## raven
Design layer, start of the top module:
module layer #(
    parameter DATA_WIDTH = 8,                  
    parameter INPUT_SIZE = 28,                  
    parameter KERNEL_SIZE = 3,                
    parameter POOL_SIZE = 2,                    
    parameter STRIDE = 1,                          
    parameter ACTIVATION_TYPE = 1'b1,        
    parameter POOL_TYPE = 1'b1                     
)(
    input clk, global_rst, ce,
    input [DATA_WIDTH-1:0] myInput,
    input [KERNEL_SIZE*KERNEL_SIZE*DATA_WIDTH-1:0] weight,
    input [DATA_WIDTH-1:0] bias,
    output [DATA_WIDTH-1:0] data_out,
    output valid_op, 
    output end_op
);
Size in the first run: about 740 flip-flops, roughly 100 I/O pins, about 0.038 mm2 of cells after synthesis.
==> flow/config.mk <==
export PLATFORM = sky130hd
export DESIGN_NAME = layer
export DESIGN_NICKNAME = layer
export VERILOG_FILES = /design/flow/design.v
export SDC_FILE = /design/flow/constraint.sdc
export NUM_CORES = 4
export LEC_CHECK = 0
export ABC_AREA = 0
export CAP_MARGIN = 20
export CELL_PAD_IN_SITES_DETAIL_PLACEMENT = 0
export CELL_PAD_IN_SITES_GLOBAL_PLACEMENT = 1
export CORE_MARGIN = 2
export CORE_UTILIZATION = 58
export CTS_CLUSTER_SIZE = 36
export GPL_TIMING_DRIVEN = 1
export MAX_ROUTING_LAYER = met5
export MIN_ROUTING_LAYER = met1
export PLACE_DENSITY_LB_ADDON = 0.28
export SETUP_SLACK_MARGIN = 0.67
export SLEW_MARGIN = 20
==> flow/constraint.sdc <==
create_clock -name core_clock -period 3.38 [get_ports {clk}]
set_input_delay 0.6760 -clock core_clock [delete_from_list [all_inputs] [get_ports {clk}]]
set_output_delay 0.6760 -clock core_clock [all_outputs]
set_load 0.01 [all_outputs]
run.sh (not shown) runs the stock make flow with config.mk's settings and CLKGATE_MAP_FILE=.
raven: complete, dirty (negative setup slack)
Setup changes, raven to violet
--- a/flow/config.mk
+++ b/flow/config.mk
@@ -11 +11 @@
-export CELL_PAD_IN_SITES_GLOBAL_PLACEMENT = 1
+export CELL_PAD_IN_SITES_GLOBAL_PLACEMENT = 0
@@ -13 +13 @@
-export CORE_UTILIZATION = 58
+export CORE_UTILIZATION = 71
@@ -19 +18,0 @@
-export SETUP_SLACK_MARGIN = 0.67
==> flow/constraint.sdc <==
create_clock -name core_clock -period 3.28 [get_ports {clk}]
set_input_delay 0.6560 -clock core_clock [delete_from_list [all_inputs] [get_ports {clk}]]
set_output_delay 0.6560 -clock core_clock [all_outputs]
set_load 0.01 [all_outputs]
- | violet | all stages done | FAIL | negative setup slack |
- Number of DRC violations after detailed-routing iteration 0 up 1631 in violet wrt raven
- Of violet and raven, raven shows the lower average routed wire per standard cell, with violet above it.
- Taking raven as the reference, in violet met1 wire length now larger; number of cells on the critical path now smaller; register-to-register slack now smaller.
- On footprint of the flip-flops and latches, violet and raven are neck and neck.
- In the tables for violet and raven, least setup slack across all paths after layout reads lower with violet.
- The total length of routed wires in raven is 0.67 times that in violet.
Modified inputs, fjord compared to violet
--- a/flow/config.mk
+++ b/flow/config.mk
@@ -8 +8 @@
-export ABC_AREA = 0
+export ABC_AREA = 1
@@ -11,4 +11,5 @@
-export CELL_PAD_IN_SITES_GLOBAL_PLACEMENT = 0
-export CORE_MARGIN = 2
-export CORE_UTILIZATION = 71
-export CTS_CLUSTER_SIZE = 36
+export CELL_PAD_IN_SITES_GLOBAL_PLACEMENT = 2
+export CORE_ASPECT_RATIO = 1.88
+export CORE_MARGIN = 6
+export CORE_UTILIZATION = 21
+export CTS_CLUSTER_SIZE = 44
@@ -16 +17,2 @@
-export MAX_ROUTING_LAYER = met5
+export HOLD_SLACK_MARGIN = 0.3
+export MAX_ROUTING_LAYER = met4
@@ -19 +21,3 @@
-export SLEW_MARGIN = 20
+export SETUP_SLACK_MARGIN = 0.68
+export SLEW_MARGIN = 25
+export TNS_END_PERCENT = 30
Results
Ran to the end and failed final checks on negative setup slack: fjord.
Area of the multi-input gates: fjord and violet compared, higher one is violet
Side by side, clock buffer count turned out higher in fjord than in violet.
Compared with violet, core outline area in fjord increased by more than 100%.
--- input diff fjord..willow ---
==> flow/config.mk <==
export PLATFORM = sky130hd
export DESIGN_NAME = layer
export DESIGN_NICKNAME = layer
export VERILOG_FILES = /design/flow/design.v
export SDC_FILE = /design/flow/constraint.sdc
export NUM_CORES = 4
export LEC_CHECK = 0
export CAP_MARGIN = 20
export CORE_MARGIN = 2
export CORE_UTILIZATION = 40
export SLEW_MARGIN = 20
==> flow/constraint.sdc <==
create_clock -name core_clock -period 5.0 [get_ports {clk}]
set_input_delay 1.0000 -clock core_clock [delete_from_list [all_inputs] [get_ports {clk}]]
set_output_delay 1.0000 -clock core_clock [all_outputs]
set_load 0.01 [all_outputs]
==> comparison <==
Area of the multi-input gates (lower): willow
Sort willow and fjord by part of the power in combinational logic, ascending, and willow comes first.
Floorplan core density: willow vs fjord up 19 points
In the tables for willow and fjord, fraction of met3 tracks used by global routing reads higher with willow.
The cell-internal power number comes out lower for willow vs fjord.
willow | status: complete | timing, DRC, antenna: pass
Power: willow draws less than fjord
Core utilization for willow: 19 points up relative to fjord
Max setup slack across willow and fjord: willow
The inputs of maple differ from those of willow as listed below.
--- a/flow/config.mk
+++ b/flow/config.mk
@@ -7,0 +8 @@
+export ABC_AREA = 1
@@ -8,0 +10 @@
+export CELL_PAD_IN_SITES_GLOBAL_PLACEMENT = 3
Findings:
Between maple and willow, total die size is lower for willow, maple comes in above that.
Diff willow -> maple: proportion of power drawn by the clock network increased by 1.6 points relative to the old numbers, wire length increased by 34% relative to the old numbers, final cell count increased by 27% relative to the old numbers, sequential power decreased by about 1% relative to the old numbers.
maple vs willow: clock latency of the later-clocked register in the worst-skew pair up in maple
Total power, maple and willow: higher on willow
Here is what was changed in the inputs of sierra compared with maple.
--- a/flow/config.mk
+++ b/flow/config.mk
@@ -12 +12,3 @@
-export CORE_UTILIZATION = 40
+export CORE_UTILIZATION = 52
+export CTS_CLUSTER_SIZE = 100
+export MAX_ROUTING_LAYER = met4
## What came out
Re area of the mapped netlist: no difference whatsoever between maple and sierra. sierra did not run to completion, as it errored out during global placement without I/O (3_1_place_gp_skip_io). Measured against each other, maple and sierra differ in die area, the lower figure coming from sierra. Re floorplan-stage core utilization: maple and sierra aren't equal, and the lower value belongs to maple. sierra -> maple: chip area line of the yosys report flat.
Power is estimated from default activity; no workload was simulated.
